## cordic_sin_cos
module cordic_sin_cos(clk,rst,target_angle,x_res,y_res);
 input clk,rst;   
 input signed [19:0] target_angle;    
 output reg signed [19:0] x_res;  
 output reg signed [19:0] y_res;  
 wire signed [19:0] x_res_comb;  
 wire signed [19:0] y_res_comb;  
 reg signed [19:0] x [9:0];   
 reg signed [19:0] y [9:0];   
 wire signed[19:0] arc_tan [8:0];   
 reg  signed[19:0] z[8:0];   
 reg  d[8:0];  
 wire signed [19:0] target_angle_conv;   
 wire [2:0] quadrant_loc;  
 assign arc_tan[0] = {{6{1'b0}},10'b0000101101,4'b0000};    
 assign arc_tan[1] = {{6{1'b0}},10'b0000011010,4'b1001};    
 assign arc_tan[2] = {{6{1'b0}},10'b0000001110,4'b0000};    
 assign arc_tan[3] = {{6{1'b0}},10'b0000000111,4'b0010};    
 assign arc_tan[4] = {{6{1'b0}},10'b0000000011,4'b1001};    
 assign arc_tan[5] = {{6{1'b0}},10'b0000000001,4'b1100};    
 assign arc_tan[6] = {{6{1'b0}},10'b0000000000,4'b1110};    
 assign arc_tan[7] = {{6{1'b0}},10'b0000000000,4'b0111};    
 assign arc_tan[8] = {{6{1'b0}},10'b0000000000,4'b0011};    
 get_conv_target_angle conv_angle(.target_angle(target_angle),.target_angle_conv(target_angle_conv),.quadrant_loc(quadrant_loc));
 output_mapping out_map(.x(x[9][19:0]),.y(y[9][19:0]),.quadrant_loc(quadrant_loc),.x_res(x_res_comb),.y_res(y_res_comb));
 always@(posedge clk)
  begin
    if (rst == 0)
       begin
         x_res [19:0]     <= 20'b0;
         y_res [19:0]     <= 20'b0;  
       end 
    else 
       begin
         x_res [19:0] <= x_res_comb;
         y_res [19:0] <= y_res_comb;
       end
  end
 always@(*)
   begin
      x[0] = 20'b00001001101101110001;  
      y[0] = 20'b00000000000000000000;  
      z[0] = target_angle_conv;  
      d[0] = (z[0][19] == 0) ? 1 : 0;   
   end
 always@(*)
   begin
  ...
Size: roughly 3,100 cells after synthesis, about 40 flip-flops, ~62 I/O pins, ~0.023 mm² of cells after synthesis.
Settings: LEC_CHECK=0, CAP_MARGIN=35, CELL_PAD_IN_SITES_GLOBAL_PLACEMENT=0, CORE_MARGIN=2, CORE_UTILIZATION=65, CTS_CLUSTER_DIAMETER=84, SETUP_SLACK_MARGIN=5.0, SLEW_MARGIN=30, TNS_END_PERCENT=80; clock period 34.9 ns.
run.sh (not shown) runs the stock make flow with config.mk's settings and CLKGATE_MAP_FILE=.
The baseline did not get past global routing (5_1_grt) on GRT-0232.
Then changed:
- CAP_MARGIN: 35 -> 20
- CELL_PAD_IN_SITES_GLOBAL_PLACEMENT: 0 -> unset
- CORE_UTILIZATION: 65 -> 64
- CTS_CLUSTER_DIAMETER: 84 -> unset
- SETUP_SLACK_MARGIN: 5.0 -> unset
- SLEW_MARGIN: 30 -> 20
- TNS_END_PERCENT: 80 -> unset
- clock period: 34.9 -> 17.5 ns (I/O delays scaled with it)
Result: The new run ended with an error in detailed placement (3_5_place_dp) on DPL-0033; die area climbs by 1.5%; synthesized area stays the same; synthesized cell count is unchanged.
Then changed:
- ABC_AREA: unset -> 1
- CAP_MARGIN: 20 -> 35
- CORE_UTILIZATION: 64 -> 68
- CTS_CLUSTER_DIAMETER: unset -> 383
- CTS_CLUSTER_SIZE: unset -> 18
- SETUP_SLACK_MARGIN: unset -> -0.98
Result: The changed run died in detailed placement (3_5_place_dp). Synthesized area rose by 1.1%. Die area fell by 4.7%. Synthesized cell count goes up by 15%.
Then changed:
- ABC_AREA: 1 -> unset
- CAP_MARGIN: 35 -> 20
- CORE_UTILIZATION: 68 -> 40
- CTS_CLUSTER_DIAMETER: 383 -> unset
- CTS_CLUSTER_SIZE: 18 -> unset
- SETUP_SLACK_MARGIN: -0.98 -> unset
- clock period: 17.5 -> 35.0 ns (I/O delays scaled with it)
Now the flow produced a clean layout.
Synthesized cell count went down by 13%.
Die area goes up by 66%.
Synthesized area came out lower by 1.1%.

========
Setup of red:
cordic_sin_cos again, from the RTL that the note above started with.
clock: 35.0 ns
lec_check: 0
cap_margin: 0
cell_pad_in_sites_detail_placement: 1
cell_pad_in_sites_global_placement: 1
core_margin: 7
core_utilization: 40
cts_cluster_diameter: 319
gpl_timing_driven: 0
slew_margin: 20
diff inputs: red => blue
Settings: a change of CAP_MARGIN from 0 to 20; a deleted GPL_TIMING_DRIVEN that had been 0; a deleted CTS_CLUSTER_DIAMETER that had been 319; a deleted CELL_PAD_IN_SITES_DETAIL_PLACEMENT that had been 1; a deleted CELL_PAD_IN_SITES_GLOBAL_PLACEMENT that had been 1; a change of CORE_MARGIN from 7 to 2; a change of the clock period (ns, I/O delays scaled along) from 35.0 to 33.7.
==> results <==
~same clock tree cell share of total cell area in blue and red
Initial standard-cell utilization of the core (higher): red
blue vs. red: wire length on met1 went down by about 18%.
red was larger in final cell area than blue.
On met3 track demand over resource in global routing, blue tracks red almost exactly.
A worst setup path startpoint of target_angle[2] is what blue shows, while target_angle[8] belongs to red.
Looking at combined area of the multi-input logic cells across blue and red, the one that comes out higher is red.
blue reached the end of the flow, and the finished layout is clean on the timing, DRC and antenna checks.
red completed every stage of the flow, and the final layout passed the timing, DRC and antenna checks.
Inputs modified between blue and green:
Settings: swapping 40 for 65 in CORE_UTILIZATION; putting TNS_END_PERCENT at 5 where nothing was set; putting SETUP_SLACK_MARGIN at -2.0 where nothing was set; swapping 33.7 for 30.6 in the clock period (ns, I/O delays scaled along).
--- outcome ---
Completing all stages was not enough for green: its layout failed the final checks because of negative setup slack. green ends up with higher amount of wire on met2 after detailed routing than blue does. Looking at green and blue, the post-placement cell area is a wash. Taking green as 1.0, blue lands at 0.939 on vias after detailed routing. Compared to blue, green was floorplanned on a smaller die. green ended up with a higher utilization than blue did. Relative to blue, green degrades setup slack. Comparing green and blue, met3 global-route usage is higher on green. Looking at area added between synthesis and finish, green sits 0.24 points lower than blue does. From blue to green the numbers moved as follows: cell row count lower, critical path depth higher, number of buffers and inverters on the critical path lower.
Here is what was changed in the inputs of orange compared with green.
Settings: setting PLACE_DENSITY_LB_ADDON to 0.04 for the first time; removing SETUP_SLACK_MARGIN (formerly -2.0); setting ABC_AREA to 1 for the first time; removing TNS_END_PERCENT (formerly 5); changing the clock period (ns, I/O delays scaled along) from 30.6 to 14.2.
Findings:
What ended orange was a tool error in 3_5_place_dp; the run never finished. Summary — synthesized-area fraction occupied by and/or/nand/nor cells, orange relative to green: higher, by 5.5 points. From green to orange the numbers moved as follows: share of the yosys chip area belonging to registers comparable; cell count in the Yosys report rose 471; post-synthesis net count has increased.

========
Setup of run A:
cordic_sin_cos again, from the RTL that the note above started with.
==> flow/design.v (excerpt) <==
module cordic_sin_cos(clk,rst,target_angle,x_res,y_res);
 input clk,rst;   
 input signed [19:0] target_angle;    
 output reg signed [19:0] x_res;  
 output reg signed [19:0] y_res;  
 wire signed [19:0] x_res_comb;  
 wire signed [19:0] y_res_comb;  
 reg signed [19:0] x [9:0];   
 reg signed [19:0] y [9:0];   
 wire signed[19:0] arc_tan [8:0];   
 reg  signed[19:0] z[8:0];   
 reg  d[8:0];  
 wire signed [19:0] target_angle_conv;   
 wire [2:0] quadrant_loc;  
 assign arc_tan[0] = {{6{1'b0}},10'b0000101101,4'b0000};    
 assign arc_tan[1] = {{6{1'b0}},10'b0000011010,4'b1001};    
 assign arc_tan[2] = {{6{1'b0}},10'b0000001110,4'b0000};    
 assign arc_tan[3] = {{6{1'b0}},10'b0000000111,4'b0010};    
 assign arc_tan[4] = {{6{1'b0}},10'b0000000011,4'b1001};    
 assign arc_tan[5] = {{6{1'b0}},10'b0000000001,4'b1100};    
 assign arc_tan[6] = {{6{1'b0}},10'b0000000000,4'b1110};    
 assign arc_tan[7] = {{6{1'b0}},10'b0000000000,4'b0111};    
 assign arc_tan[8] = {{6{1'b0}},10'b0000000000,4'b0011};    
  ...
export LEC_CHECK = 0
export CAP_MARGIN = 25
export CORE_ASPECT_RATIO = 1.75
export CORE_MARGIN = 2
export CORE_UTILIZATION = 32
export HOLD_SLACK_MARGIN = 0.3
export SETUP_SLACK_MARGIN = -0.85
export SLEW_MARGIN = 10
export TNS_END_PERCENT = 20
create_clock -name core_clock -period 35.0 [get_ports {clk}]
Both conditions hold for run A: the flow ran to the end and the final layout passed the timing, DRC and antenna checks.
The following lists how run B was set up differently from run A:
- a deleted TNS_END_PERCENT that had been 20
- an added GPL_TIMING_DRIVEN of 0
- an added CELL_PAD_IN_SITES_GLOBAL_PLACEMENT of 1
- an added CTS_CLUSTER_DIAMETER of 350
- a change of CORE_UTILIZATION from 32 to 40
- an added GPL_ROUTABILITY_DRIVEN of 1
- a change of CORE_MARGIN from 2 to 7
- an added CTS_CLUSTER_SIZE of 67
- a deleted CORE_ASPECT_RATIO that had been 1.75
- an added CELL_PAD_IN_SITES_DETAIL_PLACEMENT of 1
- a change of CAP_MARGIN from 25 to 0
- a deleted HOLD_SLACK_MARGIN that had been 0.3
- a change of SETUP_SLACK_MARGIN from -0.85 to 5.0
Run B: global-route usage higher than run A
Run B finished every stage and its layout cleared the timing, DRC and antenna checks.
The highest cell delay on the worst timing path of run B falls short of that of run A by 350 ps.
Run B: sequential share of layout area is 0.82 points lower than what run A reported.
Looking at slew at the pin closest to its max-slew limit, run B sits 53 ps above run A.
Run A vs run B, endpoint of the worst setup timing path: x_res[18] vs x_res[19]
Compared with run A, in run B time the worst path needs with I/O delays and setup dropped 3320 ps; final cycle utilization of the critical path dropped 9.5 points.
Changes in run C relative to run B:
- CORE_MARGIN: 7 -> 2
- GPL_ROUTABILITY_DRIVEN: 1 -> unset
- TNS_END_PERCENT: unset -> 80
- CAP_MARGIN: 0 -> 20
- CELL_PAD_IN_SITES_DETAIL_PLACEMENT: 1 -> unset
- CTS_CLUSTER_SIZE: 67 -> unset
- SLEW_MARGIN: 10 -> 35
- GPL_TIMING_DRIVEN: 0 -> 1
- CTS_CLUSTER_DIAMETER: 350 -> unset
- SETUP_SLACK_MARGIN: 5.0 -> unset
- the clock period (ns, I/O delays scaled along): 35.0 -> 31.3
Against run B, run C comes in 5.7 points higher on share of cell area taken by multi-input logic gates.
Run C vs run B — global-route wire length before repair dropped by more than 10%
Sequential portion of the cell area is higher on run C

========
Starting RTL as in the previous note.
Settings: LEC_CHECK=0, CAP_MARGIN=20, CELL_PAD_IN_SITES_GLOBAL_PLACEMENT=0, CORE_MARGIN=2, CORE_UTILIZATION=72, GPL_ROUTABILITY_DRIVEN=1, GPL_TIMING_DRIVEN=1, SETUP_SLACK_MARGIN=3.55, SLEW_MARGIN=35, TNS_END_PERCENT=25; clock period 25.7 ns.
The starting point aborted during detailed placement.
Change:
Settings changed: CELL_PAD_IN_SITES_GLOBAL_PLACEMENT 0 to not set, CORE_UTILIZATION 72 to 69, CTS_CLUSTER_SIZE set to 97, GPL_ROUTABILITY_DRIVEN 1 to not set, GPL_TIMING_DRIVEN 1 to not set, SETUP_SLACK_MARGIN 3.55 to not set, SLEW_MARGIN 35 to 20, TNS_END_PERCENT 25 to not set.
Clock period 25.7 ns to 41.1 ns, I/O delays scaled along.
What happened: The new run ran to the end with no violations. Die area rises by 4.2%. Area after synthesis is unchanged. Synthesized cell count does not change.
Change:
Settings changed: CORE_UTILIZATION 69 to 65, CTS_CLUSTER_SIZE 97 to not set.
Clock period 41.1 ns to 27.5 ns, I/O delays scaled along.
After rerunning: The changed run did not get past clock tree synthesis, error DPL-0033. Synthesized cell count is unchanged. Die size rose by about 6%. Area after synthesis does not change.
Change:
Settings changed: CORE_UTILIZATION 65 to 72, PLACE_DENSITY_LB_ADDON set to 0.0.
Effect: The new run died in clock tree synthesis (DPL-0038). Die size decreases by 9.5%. Synthesized area does not change. Synthesized cell count is unchanged.
Change:
Settings changed: CAP_MARGIN 20 to 0, CTS_CLUSTER_SIZE set to 80, SLEW_MARGIN 20 to 30, TNS_END_PERCENT set to 5.
Clock period 27.5 ns to 26.5 ns, I/O delays scaled along.
Now the flow aborted during detailed placement.
Die area is unchanged.
Synthesized area stays the same.
Synthesized cell count does not change.

========
The RTL this note starts from:
==> flow/design.v <==
`timescale 1ns / 1ps
module get_conv_target_angle(
input signed [19:0] target_angle,
output reg signed [19:0] target_angle_conv,
output reg [2:0] quadrant_loc
    );
  always@(*)
    begin
        if ((target_angle >{16'd90,4'd0}) && (target_angle <= {16'd180,4'd0})) target_angle_conv = target_angle - {16'd90,4'd0};
        else if ((target_angle >{16'd180,4'd0}) && (target_angle <= {16'd270,4'd0})) target_angle_conv = target_angle - {16'd180,4'd0};
        else if ((target_angle > {16'd270,4'd0}) && (target_angle <= {16'd360,4'd0})) target_angle_conv = target_angle - {16'd360,4'd0};
        else target_angle_conv = target_angle;
    end 
  always@(*)
    begin
        if ((target_angle >{16'd90,4'd0}) && (target_angle <= {16'd180,4'd0})) quadrant_loc = 3'd2;
        else if ((target_angle >{16'd180,4'd0}) && (target_angle <= {16'd270,4'd0})) quadrant_loc = 3'd3;
        else if ((target_angle > {16'd270,4'd0}) && (target_angle <= {16'd360,4'd0})) quadrant_loc = 3'd4;
        else quadrant_loc = 3'd1;
    end    
endmodule
`timescale 1ns / 1ps
module output_mapping(
input signed [19:0] x, 
input signed [19:0] y,
input [2:0] quadrant_loc,
output reg signed [19:0] x_res,
output reg signed [19:0] y_res
    );
always@(*)
    begin
        if (quadrant_loc == 3'd2) x_res = -y;
        else if (quadrant_loc == 3'd3) x_res = -x;
        else  x_res = x; 
    end
 always@(*)
   begin
     if (quadrant_loc == 3'd2)       y_res = x;
     else if (quadrant_loc == 3'd3)  y_res = -y;
     else                            y_res = y; 
   end
endmodule
`timescale 1ns / 1ps
module cordic_sin_cos(clk,rst,target_angle,x_res,y_res);
 input clk,rst;   
 input signed [19:0] target_angle;    
 output reg signed [19:0] x_res;  
 output reg signed [19:0] y_res;  
 wire signed [19:0] x_res_comb;  
 wire signed [19:0] y_res_comb;  
 reg signed [19:0] x [9:0];   
 reg signed [19:0] y [9:0];   
 wire signed[19:0] arc_tan [8:0];   
 reg  signed[19:0] z[8:0];   
 reg  d[8:0];  
 wire signed [19:0] target_angle_conv;   
 wire [2:0] quadrant_loc;  
 assign arc_tan[0] = {{6{1'b0}},10'b0000101101,4'b0000};    
 assign arc_tan[1] = {{6{1'b0}},10'b0000011010,4'b1001};    
 assign arc_tan[2] = {{6{1'b0}},10'b0000001110,4'b0000};    
 assign arc_tan[3] = {{6{1'b0}},10'b0000000111,4'b0010};    
 assign arc_tan[4] = {{6{1'b0}},10'b0000000011,4'b1001};    
 assign arc_tan[5] = {{6{1'b0}},10'b0000000001,4'b1100};    
 assign arc_tan[6] = {{6{1'b0}},10'b0000000000,4'b1110};    
 assign arc_tan[7] = {{6{1'b0}},10'b0000000000,4'b0111};    
 assign arc_tan[8] = {{6{1'b0}},10'b0000000000,4'b0011};    
 get_conv_target_angle conv_angle(.target_angle(target_angle),.target_angle_conv(target_angle_conv),.quadrant_loc(quadrant_loc));
 output_mapping out_map(.x(x[9][19:0]),.y(y[9][19:0]),.quadrant_loc(quadrant_loc),.x_res(x_res_comb),.y_res(y_res_comb));
 always@(posedge clk)
  begin
    if (rst == 0)
       begin
         x_res [19:0]     <= 20'b0;
         y_res [19:0]     <= 20'b0;  
       end 
    else 
       begin
         x_res [19:0] <= x_res_comb;
         y_res [19:0] <= y_res_comb;
       end
  end
 always@(*)
   begin
      x[0] = 20'b00001001101101110001;  
      y[0] = 20'b00000000000000000000;  
      z[0] = target_angle_conv;  
      d[0] = (z[0][19] == 0) ? 1 : 0;   
   end
 always@(*)
   begin
     x[1] = (d[0] == 1) ? (x[0] - y[0]) : (x[0]+y[0]);
     y[1] = (d[0] == 1) ? (y[0] + x[0]) : (y[0]-x[0]);
     z[1] = (d[0] == 1) ? (z[0] - arc_tan[0]) : (z[0]+arc_tan[0]);
     d[1] = (z[1][19] == 0) ? 1 : 0;
     x[2] = (d[1] == 1) ? (x[1] - (y[1]>>>1)) : (x[1]+(y[1]>>>1));
     y[2] = (d[1] == 1) ? (y[1] + (x[1]>>>1)) : (y[1]-(x[1]>>>1));
     z[2] = (d[1] == 1) ? (z[1] - arc_tan[1]) : (z[1]+arc_tan[1]);
     d[2] = (z[2][19] == 0) ? 1 : 0;   
     x[3] = (d[2] == 1) ? (x[2] - (y[2]>>>2)) : (x[2]+(y[2]>>>2));
     y[3] = (d[2] == 1) ? (y[2] + (x[2]>>>2)) : (y[2]-(x[2]>>>2));
     z[3] = (d[2] == 1) ? (z[2] - arc_tan[2]) : (z[2]+arc_tan[2]);
     d[3] = (z[3][19] == 0) ? 1 : 0; 
     x[4] = (d[3] == 1) ? (x[3] - (y[3]>>>3)) : (x[3]+(y[3]>>>3));
     y[4] = (d[3] == 1) ? (y[3] + (x[3]>>>3)) : (y[3]-(x[3]>>>3));
     z[4] = (d[3] == 1) ? (z[3] - arc_tan[3]) : (z[3]+arc_tan[3]);
     d[4] = (z[4][19] == 0) ? 1 : 0; 
     x[5] = (d[4] == 1) ? (x[4] - (y[4]>>>4)) : (x[4]+(y[4]>>>4));
     y[5] = (d[4] == 1) ? (y[4] + (x[4]>>>4)) : (y[4]-(x[4]>>>4));
     z[5] = (d[4] == 1) ? (z[4] - arc_tan[4]) : (z[4]+arc_tan[4]);
     d[5] = (z[5][19] == 0) ? 1 : 0; 
     x[6] = (d[5] == 1) ? (x[5] - (y[5]>>>5)) : (x[5]+(y[5]>>>5));
     y[6] = (d[5] == 1) ? (y[5] + (x[5]>>>5)) : (y[5]-(x[5]>>>5));
     z[6] = (d[5] == 1) ? (z[5] - arc_tan[5]) : (z[5]+arc_tan[5]);
     d[6] = (z[6][19] == 0) ? 1 : 0; 
     x[7] = (d[6] == 1) ? (x[6] - (y[6]>>>6)) : (x[6]+(y[6]>>>6));
     y[7] = (d[6] == 1) ? (y[6] + (x[6]>>>6)) : (y[6]-(x[6]>>>6));
     z[7] = (d[6] == 1) ? (z[6] - arc_tan[6]) : (z[6]+arc_tan[6]);
     d[7] = (z[7][19] == 0) ? 1 : 0; 
     x[8] = (d[7] == 1) ? (x[7] - (y[7]>>>7)) : (x[7]+(y[7]>>>7));
     y[8] = (d[7] == 1) ? (y[7] + (x[7]>>>7)) : (y[7]-(x[7]>>>7));
     z[8] = (d[7] == 1) ? (z[7] - arc_tan[7]) : (z[7]+arc_tan[7]);
     d[8] = (z[8][19] == 0) ? 1 : 0; 
     x[9] = (d[8] == 1) ? (x[8] - (y[8]>>>8)) : (x[8]+(y[8]>>>8));
     y[9] = (d[8] == 1) ? (y[8] + (x[8]>>>8)) : (y[8]-(x[8]>>>8));
     z[9] = (d[8] == 1) ? (z[8] - arc_tan[8]) : (z[8]+arc_tan[8]);
     d[9] = (z[9][19] == 0) ? 1 : 0; 
   end
endmodule
clock: 35.0 ns
lec_check: 0
cap_margin: 0
cell_pad_in_sites_global_placement: 3
core_margin: 7
core_utilization: 40
slew_margin: 20
The baseline ran to the end with no violations.
Edit:
- CAP_MARGIN: 0 -> 20
- CELL_PAD_IN_SITES_GLOBAL_PLACEMENT: 3 -> unset
- CORE_ASPECT_RATIO: unset -> 1.94
- CORE_MARGIN: 7 -> 2
- CORE_UTILIZATION: 40 -> 64
- CTS_CLUSTER_DIAMETER: unset -> 147
- CTS_CLUSTER_SIZE: unset -> 100
- TNS_END_PERCENT: unset -> 10
Result: Sequential cell count is unchanged; wire length came out lower by 0.63%; cell area fell by 1.4%; cell count fell by 8.1%; critical path depth is unchanged; via count is higher by 5.4%; worst setup slack loses 0.12 ns; core utilization is higher by 25 points.
Edit:
- CAP_MARGIN: 20 -> 25
- CELL_PAD_IN_SITES_GLOBAL_PLACEMENT: unset -> 3
- CORE_ASPECT_RATIO: 1.94 -> unset
- CORE_UTILIZATION: 64 -> 40
- CTS_CLUSTER_DIAMETER: 147 -> unset
- CTS_CLUSTER_SIZE: 100 -> unset
- TNS_END_PERCENT: 10 -> unset
Outcome:
- worst setup slack improved by 0.36 ns
- cell area came out higher slightly
- via count came out lower by a few percent
- global-route usage came out lower by 13 points
- maximum frequency came out higher slightly
- clock-buffer cell count is unchanged
- non-clock buffer count came out higher by 9
- first-iteration DRC count came out lower by a few percent
- routed wire length came out higher slightly
Edit:
- CELL_PAD_IN_SITES_GLOBAL_PLACEMENT: 3 -> unset
- CORE_ASPECT_RATIO: unset -> 0.5
- CORE_UTILIZATION: 40 -> 32
- SLEW_MARGIN: 20 -> 10
- TNS_END_PERCENT: unset -> 20
The changed run ran to the end with no violations.
Fmax grows slightly.
Hold slack is worse by 0.026 ns.
Cell area grows slightly.
Count of clock-buffer cells in the layout stays the same.
